==> inputs of trial 55 <==
// axis_matmul2x2
module axis_matmul2x2(
    input                       clk             ,
    input                       rst             ,
    input                       s_axis_tvalid   ,
    input     [31 : 0]          s_axis_tdata    ,
    input                       s_axis_tlast    ,
    output                      s_axis_tready   ,
    output                      m_axis_tvalid   ,
    output    [31 : 0]          m_axis_tdata    ,
    output                      m_axis_tlast    ,
    input                       m_axis_tready   
);
Settings: LEC_CHECK=0, CAP_MARGIN=20, CORE_ASPECT_RATIO=1.65, CORE_MARGIN=7, CORE_UTILIZATION=64, CTS_CLUSTER_DIAMETER=273, MIN_ROUTING_LAYER=met2, PLACE_DENSITY_LB_ADDON=0.26, SETUP_SLACK_MARGIN=1.21, SLEW_MARGIN=20; clock period 5.66 ns.
run.sh (not shown) runs the stock make flow with config.mk's settings and CLKGATE_MAP_FILE=.
==> build 49 (differences from trial 55) <==
Settings changed: ABC_AREA set to 1, CORE_ASPECT_RATIO 1.65 to unset, CORE_MARGIN 7 to 2, CORE_UTILIZATION 64 to 72, CTS_CLUSTER_DIAMETER 273 to unset, MIN_ROUTING_LAYER met2 to unset, PLACE_DENSITY set to 0.79, PLACE_DENSITY_LB_ADDON 0.26 to unset, SETUP_SLACK_MARGIN 1.21 to unset.
==> flow/constraint.sdc (replaced) <==
create_clock -name core_clock -period 6.5 [get_ports {clk}]
set_input_delay 1.3000 -clock core_clock [delete_from_list [all_inputs] [get_ports {clk}]]
set_output_delay 1.3000 -clock core_clock [all_outputs]
set_load 0.01 [all_outputs]
==> comparison table <==
item                                                                 trial 55                  build 49
Global-route wire length before repair                               47.10 mm                  47.65 mm
Share of cell area taken by muxes after synthesis                      12.21%                  0.07342%
Sequential Area                                                  0.005784 mm2              0.005773 mm2
Worst R2R Setup Slack                                                -0.91 ns                  -0.02 ns
Instance count of the mapped netlist                                    1,448                     1,649
Count of clock-net buffers in the final layout                             34                        43
Maximum achievable frequency                                       0.1522 GHz                0.1534 GHz
Placed Instance Area                                              0.01505 mm2               0.01449 mm2
Result of the run                                    finished with violations  finished with violations
Layout check failures                                            setup timing              setup timing
Tap Count                                                                 284                       234
Met3 track demand over resource                                        38.66%                    3.611%
Synthesized Nets                                                        1,607                     1,808
Signal buffers share of area                                           4.261%                    4.337%
Sequential logic power                                              0.00243 W                 0.00199 W
Share of the yosys chip area belonging to registers                    41.29%                    42.29%
Clock buffers created by TritonCTS                                         27                        30
Met2 Usage GRT                                                         44.34%                    52.55%
Layout clock area frac                                                 6.380%                    6.514%
Die outline height                                                   203.7 um                  141.6 um

==> inputs of build 94 <==
axis_matmul2x2 again, from the RTL that the note above started with.
clock: 4.59 ns
lec_check: 0
abc_area: 1
cap_margin: 20
core_margin: 2
core_utilization: 72
cts_cluster_diameter: 209
place_density: 0.37
setup_slack_margin: 1.2
slew_margin: 20
==> inputs of build 69, as changes to build 94 <==
CAP_MARGIN = 0   (was 20)
PLACE_DENSITY = not set   (was 0.37)
SETUP_SLACK_MARGIN = -0.43   (was 1.2)
==> flow/constraint.sdc (replaced) <==
create_clock -name core_clock -period 4.56 [get_ports {clk}]
set_input_delay 0.9120 -clock core_clock [delete_from_list [all_inputs] [get_ports {clk}]]
set_output_delay 0.9120 -clock core_clock [all_outputs]
set_load 0.01 [all_outputs]
==> inputs of trial 88, as changes to build 94 <==
ABC_AREA = not set   (was 1)
CORE_UTILIZATION = 58   (was 72)
CTS_CLUSTER_DIAMETER = not set   (was 209)
PLACE_DENSITY = not set   (was 0.37)
SETUP_SLACK_MARGIN = not set   (was 1.2)
==> flow/constraint.sdc (replaced) <==
create_clock -name core_clock -period 4.11 [get_ports {clk}]
set_input_delay 0.8220 -clock core_clock [delete_from_list [all_inputs] [get_ports {clk}]]
set_output_delay 0.8220 -clock core_clock [all_outputs]
set_load 0.01 [all_outputs]
==> results <==
Cell internal pwr: build 69 4.77 mW; trial 88 5.57 mW; build 94 4.51 mW
Peak ir drop on the vdd network: build 69 0.322 mV; trial 88 0.340 mV; build 94 0.334 mV
Critical Path AT: build 69 6.99 ns; trial 88 6.81 ns; build 94 7.08 ns
Worst path depth: build 69 21; trial 88 20; build 94 20
Number of antenna cells inserted: build 69 0; trial 88 0; build 94 1
Worst hold slack across all endpoints: build 69 0.453 ns; trial 88 0.462 ns; build 94 0.453 ns
Number of antenna violations at the first check in global routing: build 69 0; trial 88 0; build 94 1
Top achievable clock speed: build 69 154 MHz; trial 88 156 MHz; build 94 152 MHz
Grt met2 use: build 69 51.9%; trial 88 36.7%; build 94 52.5%
Req. time, crit path: build 69 5.03 ns; trial 88 4.52 ns; build 94 5.08 ns
Sequential portion of the cell area: build 69 36.3%; trial 88 35.1%; build 94 36.3%
Outcome: build 69 failed layout checks; trial 88 failed layout checks; build 94 failed layout checks
Layout check failures: build 69 negative setup slack; trial 88 negative setup slack; build 94 negative setup slack
Largest type area fraction: build 69 42.3%; trial 88 41.3%; build 94 42.3%
Comb_multi_in: build 69 1031; trial 88 972; build 94 1031
Sequential cell area: build 69 5780 µm²; trial 88 5780 µm²; build 94 5780 µm²
Hold Path Sink: build 69 u_top.outBuffer.data_queue_0.mem_0[12]; trial 88 u_top.inBuffer_v.delay_count_1; build 94 u_top.outBuffer.data_queue_0.mem_0[11]
Share of total power consumed by net switching: build 69 27.2%; trial 88 28.6%; build 94 28.7%
Final Net Count: build 69 1871; trial 88 1677; build 94 1873
Core Util at FP: build 69 73.1%; trial 88 59.3%; build 94 73.1%
Placed cell count: build 69 1915; trial 88 1804; build 94 1917
Maximum number of pins on one net before global-route repair: build 69 133; trial 88 83; build 94 86
Fillers: build 69 1098; trial 88 1862; build 94 1094
XOR Share, Synth: build 69 2.29%; trial 88 4.46%; build 94 2.29%
Transition at the pin with the smallest max-transition slack: build 69 1.12 ns; trial 88 0.987 ns; build 94 0.929 ns
Multi-input gate area in the final layout: build 69 6960 µm²; trial 88 7890 µm²; build 94 7070 µm²
Reg2reg start: build 69 u_top.sa.sa_1_0.mac.mul.pp_generator.pp_0[0]; trial 88 u_top.sa.sa_1_1.mac.mul.pp_generator.pp_0[2]; build 94 u_top.sa.sa_1_1.mac.mul.pp_generator.pp_0[2]
Power figures rest on the tool's default switching activity, not on a simulated workload.
